==> build 33: inputs <==
==> flow/design.v <==
module mcs_bridge(
  input  [31:0] io_io_address,
  input         io_io_addr_strobe,
  input  [31:0] io_io_write_data,
  input         io_io_write_strobe,
  input  [3:0]  io_io_byte_enable,
  output [31:0] io_io_read_data,
  input         io_io_read_strobe,
  output        io_fp_video_cs,
                io_fp_mmio_cs,
                io_fp_write,
                io_fp_read,
  output [20:0] io_fp_addr,
  output [31:0] io_fp_wr_data,
  input  [31:0] io_fp_rd_data
);
  wire mcs_bridge_enable = io_io_address[31:24] == 8'hC0;
  assign io_io_read_data = io_fp_rd_data;
  assign io_fp_video_cs = mcs_bridge_enable & io_io_address[23];
  assign io_fp_mmio_cs = mcs_bridge_enable & ~(io_io_address[23]);
  assign io_fp_write = io_io_write_strobe;
  assign io_fp_read = io_io_read_strobe;
  assign io_fp_addr = io_io_address[22:2];
  assign io_fp_wr_data = io_io_write_data;
endmodule
module mmio_controller(
  input               io_fp_video_cs,
                      io_fp_mmio_cs,
                      io_fp_write,
                      io_fp_read,
  input  [20:0]       io_fp_addr,
  input  [31:0]       io_fp_wr_data,
  output [31:0]       io_fp_rd_data,
  output [63:0]       io_slot_cs,
  output [63:0][4:0]  io_slot_reg_addr,
  output [63:0][31:0] io_slot_write_data,
  output [63:0]       io_slot_write,
  input  [63:0][31:0] io_slot_read_data,
  output [63:0]       io_slot_read
);
  assign io_fp_rd_data = io_fp_read ? io_slot_read_data[io_fp_addr[10:5]] : 32'h0;
  assign io_slot_cs = io_fp_mmio_cs ? 64'h1 << io_fp_addr[10:5] : 64'h0;
  assign io_slot_reg_addr = {64{io_fp_addr[4:0]}};
  assign io_slot_write_data = {64{io_fp_wr_data}};
  assign io_slot_write = {64{io_fp_write}};
  assign io_slot_read = {64{io_fp_read}};
endmodule
module GPO(
  input                                          clock,
                                                 reset,
  input  [4:0]                                   slot_io_address,
  output [31:0]                                  slot_io_rd_data,
  input  [31:0]                                  slot_io_wr_data,
  input                                          slot_io_read,
                                                 slot_io_write,
                                                 slot_io_cs,
  output [15:0]                                  io
);
  reg [15:0] buf_gpo;
  always @(posedge clock) begin
    if (reset)
      buf_gpo <= 16'h0;
    else if (slot_io_write & slot_io_cs)
      buf_gpo <= slot_io_wr_data[15:0];
  end  
  assign slot_io_rd_data = {16'h0, buf_gpo};
  assign io = buf_gpo;
endmodule
module GPI(
  input         clock,
                reset,
  input  [4:0]  slot_io_address,
  output [31:0] slot_io_rd_data,
  input  [31:0] slot_io_wr_data,
  input         slot_io_read,
                slot_io_write,
                slot_io_cs,
  input  [15:0] io_data_in
);
  reg [31:0] buf_in;
  always @(posedge clock) begin
    if (reset)
      buf_in <= 32'h0;
    else
      buf_in <= {16'h0, io_data_in};
  end  
  assign slot_io_rd_data = buf_in;
endmodule
module timer(
  input         clock,
                reset,
  input  [4:0]  slot_io_address,
  output [31:0] slot_io_rd_data,
  input  [31:0] slot_io_wr_data,
  input         slot_io_read,
                slot_io_write,
                slot_io_cs
);
  reg [63:0] count;
  reg [31:0] config_reg;
  wire        wr_en = slot_io_write & slot_io_cs;
  always @(posedge clock) begin
    if (reset) begin
      count <= 64'h0;
      config_reg <= 32'h0;
    end
    else begin
      if (config_reg[0])
        count <= 64'h0;
      else if (wr_en & slot_io_address == 5'h1)
        count[31:0] <= slot_io_wr_data;
      else if (wr_en & slot_io_address == 5'h2)
        count[63:32] <= slot_io_wr_data;
      else if (config_reg[1])
        count <= count + 64'h1;
      if (slot_io_write & slot_io_cs & ~(|slot_io_address))
        config_reg <= slot_io_wr_data;
    end
  end  
  assign slot_io_rd_data =
    (|slot_io_address)
      ? (slot_io_address == 5'h1
           ? count[31:0]
           : slot_io_address == 5'h2 ? count[63:32] : 32'h0)
      : config_reg;
endmodule
module SevSegDisplay(
  input         clock,
                reset,
                io_enable_7seg,
  input  [31:0] io_display_data,
  output [7:0]  io_anode_select,
  output [6:0]  io_segs
);
  reg  [15:0]      anode_prescaler_c_value;
  reg  [2:0]       count;
  wire [7:0]       _GEN = io_enable_7seg ? ~(8'h1 << count) : 8'h1;
  wire [3:0]       digit =
    _GEN == 8'hFE
      ? io_display_data[3:0]
      : _GEN == 8'hFD
          ? io_display_data[7:4]
          : _GEN == 8'hFB
              ? io_display_data[11:8]
              : _GEN == 8'hF7
                  ? io_display_data[15:12]
                  : _GEN == 8'hEF
                      ? io_display_data[19:16]
                      : _GEN == 8'hDF
                          ? io_display_data[23:20]
                          : _GEN == 8'hBF
                              ? io_display_data[27:24]
                              : _GEN == 8'h7F ? io_display_data[31:28] : 4'h0;
  wire [6:0]       _GEN_0 = {3'h0, digit != 4'hE, 3'h6};
  wire [15:0][6:0] _GEN_1 =
    {{_GEN_0},
     {_GEN_0},
     {7'h21},
     {7'h46},
     {7'h3},
     {7'h8},
     {7'h10},
     {7'h0},
     {7'h78},
     {7'h2},
     {7'h12},
     {7'h19},
     {7'h30},
     {7'h24},
     {7'h79},
     {7'h40}};
  wire             anode_prescaler_wrap_wrap = anode_prescaler_c_value == 16'h9C3F;
  always @(posedge clock) begin
    if (reset) begin
      anode_prescaler_c_value <= 16'h0;
      count <= 3'h0;
    end
    else if (reset) begin
      anode_prescaler_c_value <= 16'h0;
      count <= 3'h0;
    end
    else begin
      if (io_enable_7seg) begin
        if (anode_prescaler_wrap_wrap)
          anode_prescaler_c_value <= 16'h0;
        else
          anode_prescaler_c_value <= anode_prescaler_c_value + 16'h1;
      end
      if (~reset & io_enable_7seg & anode_prescaler_wrap_wrap)
        count <= count + 3'h1;
    end
  end  
  assign io_anode_select = _GEN;
  assign io_segs = _GEN_1[digit];
endmodule
module SevSegDisplay_core(
  input                                                               clock,
                                                                      reset,
  input  [4:0]                                                        slot_io_address,
  output [31:0]                                                       slot_io_rd_data,
  input  [31:0]                                                       slot_io_wr_data,
  input                                                               slot_io_read,
                                                                      slot_io_write,
                                                                      slot_io_cs,
  output [14:0]                                                       io
);
  wire [7:0]  _seg7_io_anode_select;
  wire [6:0]  _seg7_io_segs;
  reg  [31:0] config_reg;
  wire        _GEN = slot_io_address == 5'h0;
  reg  [31:0] display_data;
  wire        _GEN_0 = slot_io_address == 5'h1;
  wire        wr_en = slot_io_write & slot_io_cs;
  always @(posedge clock) begin
    if (reset) begin
      config_reg <= 32'h0;
      display_data <= 32'h0;
    end
    else begin
      if (_GEN & wr_en)
        config_reg <= slot_io_wr_data;
      if (_GEN_0 & wr_en)
        display_data <= slot_io_wr_data;
    end
  end  
  SevSegDisplay seg7 (
    .clock           (clock),
    .reset           (reset),
    .io_enable_7seg  (config_reg[0]),
    .io_display_data (display_data),
    .io_anode_select (_seg7_io_anode_select),
    .io_segs         (_seg7_io_segs)
  );
  assign slot_io_rd_data = _GEN_0 ? display_data : _GEN ? config_reg : 32'h0;
  assign io = {_seg7_io_anode_select, _seg7_io_segs};
endmodule
module mmio_subsystem(
  input         clock,
                reset,
                io_fp_video_cs,
                io_fp_mmio_cs,
                io_fp_write,
                io_fp_read,
  input  [20:0] io_fp_addr,
  input  [31:0] io_fp_wr_data,
  output [31:0] io_fp_rd_data,
  input  [15:0] io_data_in,
  output [15:0] io_data_out,
  output [7:0]  io_anode_assert,
  output [6:0]  io_segs
);
  wire [31:0]       _sevenSegDisplay_slot_io_rd_data;
  wire [14:0]       _sevenSegDisplay_io;
  wire [31:0]       _timer_slot_io_rd_data;
  wire [31:0]       _gpi_slot_io_rd_data;
  wire [31:0]       _gpo_slot_io_rd_data;
  wire [15:0]       _gpo_io;
  wire [63:0]       _mmioController_io_slot_cs;
  wire [63:0][4:0]  _mmioController_io_slot_reg_addr;
  wire [63:0][31:0] _mmioController_io_slot_write_data;
  wire [63:0]       _mmioController_io_slot_write;
  wire [63:0]       _mmioController_io_slot_read;
  mmio_controller mmioController (
    .io_fp_video_cs     (io_fp_video_cs),
    .io_fp_mmio_cs      (io_fp_mmio_cs),
    .io_fp_write        (io_fp_write),
    .io_fp_read         (io_fp_read),
    .io_fp_addr         (io_fp_addr),
    .io_fp_wr_data      (io_fp_wr_data),
    .io_fp_rd_data      (io_fp_rd_data),
    .io_slot_cs         (_mmioController_io_slot_cs),
    .io_slot_reg_addr   (_mmioController_io_slot_reg_addr),
    .io_slot_write_data (_mmioController_io_slot_write_data),
    .io_slot_write      (_mmioController_io_slot_write),
    .io_slot_read_data
      ({{32'hFFFFFFFF},
        {32'hFFFFFFFF},
        {32'hFFFFFFFF},
        {32'hFFFFFFFF},
        {32'hFFFFFFFF},
        {32'hFFFFFFFF},
        {32'hFFFFFFFF},
        {32'hFFFFFFFF},
        {32'hFFFFFFFF},
        {32'hFFFFFFFF},
        {32'hFFFFFFFF},
        {32'hFFFFFFFF},
        {32'hFFFFFFFF},
        {32'hFFFFFFFF},
        {32'hFFFFFFFF},
        {32'hFFFFFFFF},
        {32'hFFFFFFFF},
        {32'hFFFFFFFF},
        {32'hFFFFFFFF},
        {32'hFFFFFFFF},
        {32'hFFFFFFFF},
        {32'hFFFFFFFF},
        {32'hFFFFFFFF},
        {32'hFFFFFFFF},
        {32'hFFFFFFFF},
        {32'hFFFFFFFF},
        {32'hFFFFFFFF},
        {32'hFFFFFFFF},
        {32'hFFFFFFFF},
        {32'hFFFFFFFF},
        {32'hFFFFFFFF},
        {32'hFFFFFFFF},
        {32'hFFFFFFFF},
        {32'hFFFFFFFF},
        {32'hFFFFFFFF},
        {32'hFFFFFFFF},
        {32'hFFFFFFFF},
        {32'hFFFFFFFF},
        {32'hFFFFFFFF},
        {32'hFFFFFFFF},
        {32'hFFFFFFFF},
        {32'hFFFFFFFF},
        {32'hFFFFFFFF},
        {32'hFFFFFFFF},
        {32'hFFFFFFFF},
        {32'hFFFFFFFF},
        {32'hFFFFFFFF},
        {32'hFFFFFFFF},
        {32'hFFFFFFFF},
        {32'hFFFFFFFF},
        {32'hFFFFFFFF},
        {32'hFFFFFFFF},
        {32'hFFFFFFFF},
        {32'hFFFFFFFF},
        {32'hFFFFFFFF},
        {32'hFFFFFFFF},
        {32'hFFFFFFFF},
        {32'hFFFFFFFF},
        {32'hFFFFFFFF},
        {32'hFFFFFFFF},
        {_sevenSegDisplay_slot_io_rd_data},
        {_timer_slot_io_rd_data},
        {_gpi_slot_io_rd_data},
        {_gpo_slot_io_rd_data}}),
    .io_slot_read       (_mmioController_io_slot_read)
  );
  GPO gpo (
    .clock           (clock),
    .reset           (reset),
    .slot_io_address (_mmioController_io_slot_reg_addr[6'h0]),
    .slot_io_rd_data (_gpo_slot_io_rd_data),
    .slot_io_wr_data (_mmioController_io_slot_write_data[6'h0]),
    .slot_io_read    (_mmioController_io_slot_read[0]),
    .slot_io_write   (_mmioController_io_slot_write[0]),
    .slot_io_cs      (_mmioController_io_slot_cs[0]),
    .io              (_gpo_io)
  );
  GPI gpi (
    .clock           (clock),
    .reset           (reset),
    .slot_io_address (_mmioController_io_slot_reg_addr[6'h1]),
    .slot_io_rd_data (_gpi_slot_io_rd_data),
    .slot_io_wr_data (_mmioController_io_slot_write_data[6'h1]),
    .slot_io_read    (_mmioController_io_slot_read[1]),
    .slot_io_write   (_mmioController_io_slot_write[1]),
    .slot_io_cs      (_mmioController_io_slot_cs[1]),
    .io_data_in      (io_data_in)
  );
  timer timer (
    .clock           (clock),
    .reset           (reset),
    .slot_io_address (_mmioController_io_slot_reg_addr[6'h2]),
    .slot_io_rd_data (_timer_slot_io_rd_data),
    .slot_io_wr_data (_mmioController_io_slot_write_data[6'h2]),
    .slot_io_read    (_mmioController_io_slot_read[2]),
    .slot_io_write   (_mmioController_io_slot_write[2]),
    .slot_io_cs      (_mmioController_io_slot_cs[2])
  );
  SevSegDisplay_core sevenSegDisplay (
    .clock           (clock),
    .reset           (reset),
    .slot_io_address (_mmioController_io_slot_reg_addr[6'h3]),
    .slot_io_rd_data (_sevenSegDisplay_slot_io_rd_data),
    .slot_io_wr_data (_mmioController_io_slot_write_data[6'h3]),
    .slot_io_read    (_mmioController_io_slot_read[3]),
    .slot_io_write   (_mmioController_io_slot_write[3]),
    .slot_io_cs      (_mmioController_io_slot_cs[3]),
    .io              (_sevenSegDisplay_io)
  );
  assign io_data_out = _gpo_io;
  assign io_anode_assert = _sevenSegDisplay_io[14:7];
  assign io_segs = _sevenSegDisplay_io[6:0];
endmodule
module Top(
  input         clock,
                reset,
  input  [31:0] io_address,
  input         io_addr_strobe,
  input  [31:0] io_write_data,
  input         io_write_strobe,
  input  [3:0]  io_byte_enable,
  input         io_read_strobe,
  output [31:0] io_read_data,
  input  [15:0] sw,
  output [15:0] led,
  output [7:0]  anode_assert,
  output [6:0]  segs
);
  wire [31:0] _mmioSubsystem_io_fp_rd_data;
  wire        _mcsBridge_io_fp_video_cs;
  wire        _mcsBridge_io_fp_mmio_cs;
  wire        _mcsBridge_io_fp_write;
  wire        _mcsBridge_io_fp_read;
  wire [20:0] _mcsBridge_io_fp_addr;
  wire [31:0] _mcsBridge_io_fp_wr_data;
  mcs_bridge mcsBridge (
    .io_io_address      (io_address),
    .io_io_addr_strobe  (io_addr_strobe),
    .io_io_write_data   (io_write_data),
    .io_io_write_strobe (io_write_strobe),
    .io_io_byte_enable  (io_byte_enable),
    .io_io_read_data    (io_read_data),
    .io_io_read_strobe  (io_read_strobe),
    .io_fp_video_cs     (_mcsBridge_io_fp_video_cs),
    .io_fp_mmio_cs      (_mcsBridge_io_fp_mmio_cs),
    .io_fp_write        (_mcsBridge_io_fp_write),
    .io_fp_read         (_mcsBridge_io_fp_read),
    .io_fp_addr         (_mcsBridge_io_fp_addr),
    .io_fp_wr_data      (_mcsBridge_io_fp_wr_data),
    .io_fp_rd_data      (_mmioSubsystem_io_fp_rd_data)
  );
  mmio_subsystem mmioSubsystem (
    .clock           (clock),
    .reset           (reset),
    .io_fp_video_cs  (_mcsBridge_io_fp_video_cs),
    .io_fp_mmio_cs   (_mcsBridge_io_fp_mmio_cs),
    .io_fp_write     (_mcsBridge_io_fp_write),
    .io_fp_read      (_mcsBridge_io_fp_read),
    .io_fp_addr      (_mcsBridge_io_fp_addr),
    .io_fp_wr_data   (_mcsBridge_io_fp_wr_data),
    .io_fp_rd_data   (_mmioSubsystem_io_fp_rd_data),
    .io_data_in      (sw),
    .io_data_out     (led),
    .io_anode_assert (anode_assert),
    .io_segs         (segs)
  );
endmodule
==> flow/run.sh <==
#!/bin/bash
# the make line also repeats each setting of config.mk as NAME=value (left out here)
make -C /OpenROAD-flow-scripts/flow DESIGN_CONFIG=/design/flow/config.mk WORK_HOME=/design/flow/orfs CLKGATE_MAP_FILE= finish
==> flow/config.mk <==
export PLATFORM = sky130hd
export DESIGN_NAME = Top
export DESIGN_NICKNAME = Top
export VERILOG_FILES = /design/flow/design.v
export SDC_FILE = /design/flow/constraint.sdc
export NUM_CORES = 4
export LEC_CHECK = 0
export CAP_MARGIN = 20
export CELL_PAD_IN_SITES_DETAIL_PLACEMENT = 1
export CORE_ASPECT_RATIO = 0.56
export CORE_MARGIN = 2
export CORE_UTILIZATION = 25
export CTS_CLUSTER_DIAMETER = 38
export CTS_CLUSTER_SIZE = 45
export GPL_TIMING_DRIVEN = 1
export MIN_ROUTING_LAYER = met2
export PLACE_DENSITY = 0.5
export SETUP_SLACK_MARGIN = 0.77
export SLEW_MARGIN = 20
==> flow/constraint.sdc <==
create_clock -name core_clock -period 5.1 [get_ports {clock}]
set_input_delay 1.0200 -clock core_clock [delete_from_list [all_inputs] [get_ports {clock}]]
set_output_delay 1.0200 -clock core_clock [all_outputs]
set_load 0.01 [all_outputs]
==> inputs of trial 71, as changes to build 33 <==
Settings changed: ABC_AREA from default to 1, CELL_PAD_IN_SITES_DETAIL_PLACEMENT 1 to default, CORE_ASPECT_RATIO 0.56 to default, CORE_UTILIZATION 25 to 72, CTS_CLUSTER_DIAMETER 38 to default, CTS_CLUSTER_SIZE 45 to default, GPL_TIMING_DRIVEN 1 to default, MIN_ROUTING_LAYER met2 to default, PLACE_DENSITY 0.5 to default, PLACE_DENSITY_LB_ADDON from default to 0.04, SETUP_SLACK_MARGIN 0.77 to 0.27.
==> flow/constraint.sdc (replaced) <==
create_clock -name core_clock -period 0.995 [get_ports {clock}]
set_input_delay 0.1990 -clock core_clock [delete_from_list [all_inputs] [get_ports {clock}]]
set_output_delay 0.1990 -clock core_clock [all_outputs]
set_load 0.01 [all_outputs]
==> inputs of trial 89, as changes to build 33 <==
Settings changed: CAP_MARGIN 20 to 0, CELL_PAD_IN_SITES_DETAIL_PLACEMENT 1 to default, CORE_ASPECT_RATIO 0.56 to default, CORE_UTILIZATION 25 to 67, CTS_CLUSTER_DIAMETER 38 to default, CTS_CLUSTER_SIZE 45 to 33, GPL_TIMING_DRIVEN 1 to default, MIN_ROUTING_LAYER met2 to default, PLACE_DENSITY 0.5 to default, SETUP_SLACK_MARGIN 0.77 to default.
==> flow/constraint.sdc (replaced) <==
create_clock -name core_clock -period 3.69 [get_ports {clock}]
set_input_delay 0.7380 -clock core_clock [delete_from_list [all_inputs] [get_ports {clock}]]
set_output_delay 0.7380 -clock core_clock [all_outputs]
set_load 0.01 [all_outputs]
==> inputs of trial 55, as changes to build 33 <==
Settings changed: ABC_AREA from default to 1, CAP_MARGIN 20 to 5, CELL_PAD_IN_SITES_GLOBAL_PLACEMENT from default to 1, CORE_ASPECT_RATIO 0.56 to 1.06, CORE_UTILIZATION 25 to 38, CTS_CLUSTER_DIAMETER 38 to default, CTS_CLUSTER_SIZE 45 to default, GPL_ROUTABILITY_DRIVEN from default to 0, GPL_TIMING_DRIVEN 1 to default, MAX_ROUTING_LAYER from default to met5, MIN_ROUTING_LAYER met2 to met1, PLACE_DENSITY 0.5 to default, SETUP_SLACK_MARGIN 0.77 to default, SLEW_MARGIN 20 to 0, TNS_END_PERCENT from default to 20.
==> flow/constraint.sdc (replaced) <==
create_clock -name core_clock -period 3.82 [get_ports {clock}]
set_input_delay 0.7640 -clock core_clock [delete_from_list [all_inputs] [get_ports {clock}]]
set_output_delay 0.7640 -clock core_clock [all_outputs]
set_load 0.01 [all_outputs]
==> results <==
	build 33	trial 71	trial 89	trial 55
Synth top area share	36.12%	33.52%	36.12%	33.52%
Outcome	timing/DRC/antenna clean	did not finish	finished with violations	finished with violations
Last stage reached	-	3_5_place_dp	-	-
Violated checks	-	-	setup timing	setup timing
Chip Area, Yosys	0.01169 mm2	0.01260 mm2	0.01169 mm2	0.01260 mm2
Type of the tightest min-delay check	flop to flop	-	flop to flop	flop to flop
Number of vias after detailed routing	17370	-	13710	14590
Setup-failing EPs final	0	-	7	17
Cell count listed in synth_stat.txt	1558	1965	1558	1965
Buffer share of cell area	13.39%	-	15.64%	12.82%
Combinational power	0.290 mW	-	0.375 mW	0.382 mW
Die Ht	165.9 um	136.3 um	136.1 um	191.5 um
Switching power of the nets	1.234 mW	-	1.180 mW	1.331 mW
Routability Congestion	1.020	1.166	1.005	-
Worst EP required	4.08 ns	-	2.95 ns	3.06 ns
Insertion delay of the later-clocked pin in the worst-skew pair	0.61 ns	-	0.51 ns	0.58 ns
Number of nets in the layout	1784	-	1821	2215
Reg-to-reg startpoint	mmioSubsystem.timer.count[0]$_SDFFE_PP0P_	-	mmioSubsystem.timer.count[35]$_SDFFE_PP0P_	mmioSubsystem.timer.count[0]$_SDFFE_PP0P_
Largest contributor to cell area by class	logic gates	-	logic gates	logic gates
Aggregate routed wire length	57850 um	-	45870 um	57200 um
RR Endpoint	mmioSubsystem.timer.count[60]$_SDFFE_PP0P_	-	mmioSubsystem.timer.count[57]$_SDFFE_PP0P_	mmioSubsystem.timer.count[32]$_SDFFE_PP0P_
Syn Nets	1660	2067	1660	2067
Proportion of cell area occupied by multi-input gates	47.34%	-	48.74%	44.73%
Fraction of power consumed by combinational cells	6.9%	-	7.6%	7.2%
Met3 Resource Use GR	50.56%	-	13.68%	5.010%
Number of clock sinks seen by CTS	211	-	211	211
Adder-cell share of the synthesized area	1.391%	1.291%	1.391%	1.291%
Power figures rest on the tool's default switching activity, not on a simulated workload.
